// std_fp_smult_pipe
module std_fp_smult_pipe #(
    parameter WIDTH = 32,
    parameter INT_WIDTH = 16,
    parameter FRAC_WIDTH = 16
) (
    input  [WIDTH-1:0]              left,
    input  [WIDTH-1:0]              right,
    input  logic                    reset,
    input  logic                    go,
    input  logic                    clk,
    output logic [WIDTH-1:0]        out,
    output logic                    done
);
Size in the first run: about 3400 cells after synthesis, about 99 flip-flops, roughly 100 I/O pins, roughly 0.032 mm² of cells after synthesis.
clock: 7.73 ns
lec_check: 0
cap_margin: 0
cell_pad_in_sites_detail_placement: 0
core_aspect_ratio: 0.91
core_margin: 2
core_utilization: 72
cts_cluster_diameter: 100
cts_cluster_size: 100
gpl_routability_driven: 0
place_density: 0.63
setup_slack_margin: 1.03
slew_margin: 15
run.sh (not shown) runs the stock make flow with config.mk's settings and CLKGATE_MAP_FILE=.
The first run completed and failed the layout checks on negative setup slack.
Then changed:
Settings changed: CELL_PAD_IN_SITES_DETAIL_PLACEMENT 0 to not set, CORE_ASPECT_RATIO 0.91 to not set, CTS_CLUSTER_DIAMETER 100 to 105, CTS_CLUSTER_SIZE 100 to 45, GPL_ROUTABILITY_DRIVEN 0 to not set, SETUP_SLACK_MARGIN 1.03 to -0.45, SLEW_MARGIN 15 to 20.
Clock period 7.73 ns to 6.16 ns, I/O delays scaled along.
Result: The changed run completed, yet does not pass: negative setup slack. Critical path depth decreases by 3. Total power increases by a quarter to a third. First-iteration DRC count increases slightly. Setup slack got worse by 1.8 ns. Routed wire length increases slightly. Core utilization increases by 1.9 points. Clock skew decreases by 0.0034 ns.
Then changed:
Settings changed: CAP_MARGIN 0 to 20, CORE_UTILIZATION 72 to 66, CTS_CLUSTER_DIAMETER 105 to not set, CTS_CLUSTER_SIZE 45 to not set, PLACE_DENSITY 0.63 to not set, SETUP_SLACK_MARGIN -0.45 to not set.
Clock period 6.16 ns to 5.11 ns, I/O delays scaled along.
What happened:
- The changed run finished with negative setup slack left
- setup slack degrades by 0.47 ns
- clock power rose by 21%
- worst hold slack degrades by 0.0063 ns

---

== build 79 ==
Starting RTL as in the previous note.
clock: 7.96 ns
lec_check: 0
abc_area: 1
cap_margin: 20
cell_pad_in_sites_detail_placement: 1
core_margin: 2
core_utilization: 53
gpl_routability_driven: 0
min_routing_layer: met2
place_density: 0.87
slew_margin: 10
In the summary table, build 79 is marked failed, with error GRT-0116 raised in global routing (5_1_grt).
The following lists how build 17 was set up differently from build 79:
Settings: MIN_ROUTING_LAYER no longer set, was met2; CORE_UTILIZATION now 68, was 53; ABC_AREA no longer set, was 1; PLACE_DENSITY no longer set, was 0.87; CELL_PAD_IN_SITES_DETAIL_PLACEMENT no longer set, was 1; GPL_ROUTABILITY_DRIVEN no longer set, was 0; CTS_CLUSTER_SIZE now 39, previously not set; SLEW_MARGIN now 20, was 10; the clock period (ns, I/O delays scaled along) now 5.72, was 7.96.
==> comparison <==
In the reports for build 79 and build 17, the larger XOR/XNOR share of the synthesized area belongs to build 17.
When build 17 is measured against build 79, its placed cell area turns out 0.59% higher.
In build 17 the implementation completed, yet the final layout does not meet the checks, the culprit being setup timing.
Compared with build 79, build 17 shows a lower synthesis area per yosys.
Edits applied to the flow inputs when going from build 17 to build 22:
Settings: PLACE_DENSITY newly set to 0.36; CORE_UTILIZATION changed from 68 to 72; CTS_CLUSTER_SIZE removed (was 39); CTS_CLUSTER_DIAMETER newly set to 142; the clock period (ns, I/O delays scaled along) changed from 5.72 to 7.02.
==> results <==
- Every stage of build 22 finished as expected; the final checks, on the other hand, flagged setup timing, which means the layout fails.
- Build 17 -> build 22: global-route usage flat
- First-iteration DRC count: build 22 vs build 17 up about 26%
- Build 22 vs. build 17: length of routed met2 wiring shrank by about 1%; wire length of the first global-routing pass shrank by about 2.3%; total power shrank by about 20%.
- The design area of build 22 falls short of that of build 17 by 2.6%.
## Diff of input files: build 76 against build 22
Settings: TNS_END_PERCENT now 95, previously not set; CTS_CLUSTER_SIZE now 62, previously not set; ABC_AREA now 1, previously not set; PLACE_DENSITY no longer set, was 0.36; CORE_UTILIZATION now 40, was 72; the clock period (ns, I/O delays scaled along) now 7.5, was 7.02.
Notes after the runs:
Build 76 reached the end of the flow, and the finished layout is clean on the timing, DRC and antenna checks.
Build 76 against build 22: number of nets in the synthesized netlist rose by 22%; minimum period implied by the final worst setup slack fell by 0.23 ns; internal power fell by about 23%; area growth from synthesis to layout fell by 9.0 points.
Sort build 22 and build 76 by yosys synthesis chip area, ascending, and build 22 comes first.

---

std_fp_smult_pipe again, from the RTL that the note above started with.
make LEC_CHECK=0 CAP_MARGIN=40 CELL_PAD_IN_SITES_DETAIL_PLACEMENT=0 CORE_MARGIN=2 CORE_UTILIZATION=72 CTS_CLUSTER_DIAMETER=100 CTS_CLUSTER_SIZE=38 GPL_ROUTABILITY_DRIVEN=0 PLACE_DENSITY=0.37 SETUP_SLACK_MARGIN=1.03 SLEW_MARGIN=15 finish   # period 7.96 ns
The starting point ran to the end with no violations.
Then changed:
CAP_MARGIN = 20   (was 40)
CELL_PAD_IN_SITES_DETAIL_PLACEMENT = default   (was 0)
CORE_UTILIZATION = 40   (was 72)
CTS_CLUSTER_DIAMETER = default   (was 100)
CTS_CLUSTER_SIZE = default   (was 38)
GPL_ROUTABILITY_DRIVEN = default   (was 0)
PLACE_DENSITY = default   (was 0.37)
SETUP_SLACK_MARGIN = default   (was 1.03)
SLEW_MARGIN = 20   (was 15)
clock period = 7.37 ns   (was 7.96 ns; I/O delays follow)
The new run completed with no timing, DRC or antenna violations.
Total power goes up by 1.9%.
Non-clock buffer count goes down by 12.
Worst setup slack loses 0.49 ns.
Routed wire length goes down by 12%.
Worst hold slack gains 0.010 ns.
Then changed:
CELL_PAD_IN_SITES_DETAIL_PLACEMENT = 1   (was default)
CTS_CLUSTER_SIZE = 53   (was default)
clock period = 7.5 ns   (was 7.37 ns; I/O delays follow)
After rerunning: The new run passed the timing, DRC and antenna checks; global-route usage came out higher by 2.9 points; flip-flop count does not change; total power came out lower by 1.9%; sequential share of layout area barely changes; utilization came out lower by 0.58 points; via count came out higher by 2.8%; clock skew hardly moves; cell area came out lower by 1.3%; register-to-register slack loses 0.03 ns.
No activity file was given, so power comes from the tool's default toggle rates.
